Design arm_core, start of the top module:
module arm_core (
    input         clk,
    input         rst,
    output [7:0]  imem_addr,
    input  [31:0] imem_data,
    output [5:0]  dmem_addr,
    output [31:0] dmem_wdata,
    output        dmem_we,
    input  [31:0] dmem_rdata,
    output        wb_en,
    output [3:0]  wb_dest,
    output [31:0] wb_value
);
  wire [31:0] IF_stage_pc_out;
  wire [31:0] IF_stage_instruction_out;
  wire [31:0] branch_address;
  wire EXE_stage_B_out;
  wire hazard_detected;
  IF_Stage IF_Stage_Inst (
    .clk(clk),
    .rst(rst),
    .freeze(hazard_detected),
    .Branch_taken(EXE_stage_B_out),
    .BranchAddr(branch_address),
    .imem_data(imem_data),
    .PC(IF_stage_pc_out),
    .Instruction(IF_stage_instruction_out)
  );
  assign imem_addr = IF_stage_pc_out[7:0];
  wire [31:0] IF_reg_pc_out;
  wire [31:0] IF_reg_instruction_out;
  IF_Stage_Reg IF_Reg_Inst (
    .clk(clk),
    .rst(rst),
    .freeze(hazard_detected),
    .flush(EXE_stage_B_out),
    .PC_in(IF_stage_pc_out),
    .Instruction_in(IF_stage_instruction_out),
    .PC(IF_reg_pc_out),
    .Instruction(IF_reg_instruction_out)
  );
  wire [3:0]  ID_stage_reg_file_dst;
  wire [3:0]  ID_stage_reg_file_src1, ID_stage_reg_file_src2;
  wire [31:0] ID_stage_val_Rn, ID_stage_val_Rm;
  wire [23:0] ID_stage_signed_immediate;
  wire [11:0] ID_stage_shifter_operand;
  wire [3:0]  ID_stage_EX_command_out;
  wire [3:0]  status;
  ...
export LEC_CHECK = 0
export ABC_AREA = 0
export CAP_MARGIN = 20
export CELL_PAD_IN_SITES_DETAIL_PLACEMENT = 1
export CELL_PAD_IN_SITES_GLOBAL_PLACEMENT = 0
export CORE_MARGIN = 5
export CORE_UTILIZATION = 40
export CTS_CLUSTER_SIZE = 60
export MAX_ROUTING_LAYER = met5
export MIN_ROUTING_LAYER = met2
export PLACE_DENSITY_LB_ADDON = 0.28
export SETUP_SLACK_MARGIN = 1.73
export SLEW_MARGIN = 0
export TNS_END_PERCENT = 30
create_clock -name core_clock -period 11.7 [get_ports {clk}]
run.sh (not shown) runs the stock make flow with config.mk's settings and CLKGATE_MAP_FILE=.
The starting point stopped in global routing (GRT-0232).
Edit:
==> flow/config.mk (replaced) <==
export PLATFORM = sky130hd
export DESIGN_NAME = arm_core
export DESIGN_NICKNAME = arm_core
export VERILOG_FILES = /design/flow/design.v
export SDC_FILE = /design/flow/constraint.sdc
export NUM_CORES = 4
export LEC_CHECK = 0
export ABC_AREA = 1
export CAP_MARGIN = 0
export CELL_PAD_IN_SITES_DETAIL_PLACEMENT = 1
export CORE_MARGIN = 2
export CORE_UTILIZATION = 40
export PLACE_DENSITY = 0.6
export SLEW_MARGIN = 20
==> flow/constraint.sdc (replaced) <==
create_clock -name core_clock -period 16.0 [get_ports {clk}]
set_input_delay 3.2000 -clock core_clock [delete_from_list [all_inputs] [get_ports {clk}]]
set_output_delay 3.2000 -clock core_clock [all_outputs]
set_load 0.01 [all_outputs]
The changed run completed without violations.
Synthesized cell count went up by 38%.
Area after synthesis grows by 2.5%.
Die size went down by 0.80%.
Edit:
--- a/flow/config.mk
+++ b/flow/config.mk
@@ -7,7 +7,5 @@
 export LEC_CHECK = 0
-export ABC_AREA = 1
-export CAP_MARGIN = 0
-export CELL_PAD_IN_SITES_DETAIL_PLACEMENT = 1
+export CAP_MARGIN = 20
 export CORE_MARGIN = 2
-export CORE_UTILIZATION = 40
+export CORE_UTILIZATION = 25
 export PLACE_DENSITY = 0.6
==> flow/constraint.sdc (replaced) <==
create_clock -name core_clock -period 17.5 [get_ports {clk}]
set_input_delay 3.5000 -clock core_clock [delete_from_list [all_inputs] [get_ports {clk}]]
set_output_delay 3.5000 -clock core_clock [all_outputs]
set_load 0.01 [all_outputs]
After rerunning: The new run passed the timing, design-rule and antenna checks. First-iteration DRC count is lower by 24%. Setup slack degrades by 320 ps. Critical path depth is lower by 9.
Edit:
--- a/flow/config.mk
+++ b/flow/config.mk
@@ -9,4 +9,5 @@
 export CORE_MARGIN = 2
-export CORE_UTILIZATION = 25
+export CORE_UTILIZATION = 60
 export PLACE_DENSITY = 0.6
+export SETUP_SLACK_MARGIN = 2.13
 export SLEW_MARGIN = 20
==> flow/constraint.sdc (replaced) <==
create_clock -name core_clock -period 8.35 [get_ports {clk}]
set_input_delay 1.6700 -clock core_clock [delete_from_list [all_inputs] [get_ports {clk}]]
set_output_delay 1.6700 -clock core_clock [all_outputs]
set_load 0.01 [all_outputs]
This time the run did not get past global routing with GRT-0116.
Area after synthesis stays the same.
Die size came out lower by 58%.
Synthesized cell count is unchanged.
Edit:
--- a/flow/config.mk
+++ b/flow/config.mk
@@ -9,5 +9,4 @@
 export CORE_MARGIN = 2
-export CORE_UTILIZATION = 60
-export PLACE_DENSITY = 0.6
-export SETUP_SLACK_MARGIN = 2.13
+export CORE_UTILIZATION = 72
+export SETUP_SLACK_MARGIN = -0.58
 export SLEW_MARGIN = 20
==> flow/constraint.sdc (replaced) <==
create_clock -name core_clock -period 7.68 [get_ports {clk}]
set_input_delay 1.5360 -clock core_clock [delete_from_list [all_inputs] [get_ports {clk}]]
set_output_delay 1.5360 -clock core_clock [all_outputs]
set_load 0.01 [all_outputs]
=>
- The changed run failed in global routing (GRT-0116)
- die size came out lower by about a fifth
- synthesized cell count does not change
- area after synthesis stays the same
Edit:
--- a/flow/config.mk
+++ b/flow/config.mk
@@ -9,4 +9,5 @@
 export CORE_MARGIN = 2
-export CORE_UTILIZATION = 72
-export SETUP_SLACK_MARGIN = -0.58
+export CORE_UTILIZATION = 57
+export PLACE_DENSITY = 0.6
+export SETUP_SLACK_MARGIN = -1.06
 export SLEW_MARGIN = 20
==> flow/constraint.sdc (replaced) <==
create_clock -name core_clock -period 10.6 [get_ports {clk}]
set_input_delay 2.1200 -clock core_clock [delete_from_list [all_inputs] [get_ports {clk}]]
set_output_delay 2.1200 -clock core_clock [all_outputs]
set_load 0.01 [all_outputs]
=> Now the flow completed and failed the layout checks on setup timing. Synthesized cell count is unchanged. Die size goes up by 26%. Area after synthesis does not change.
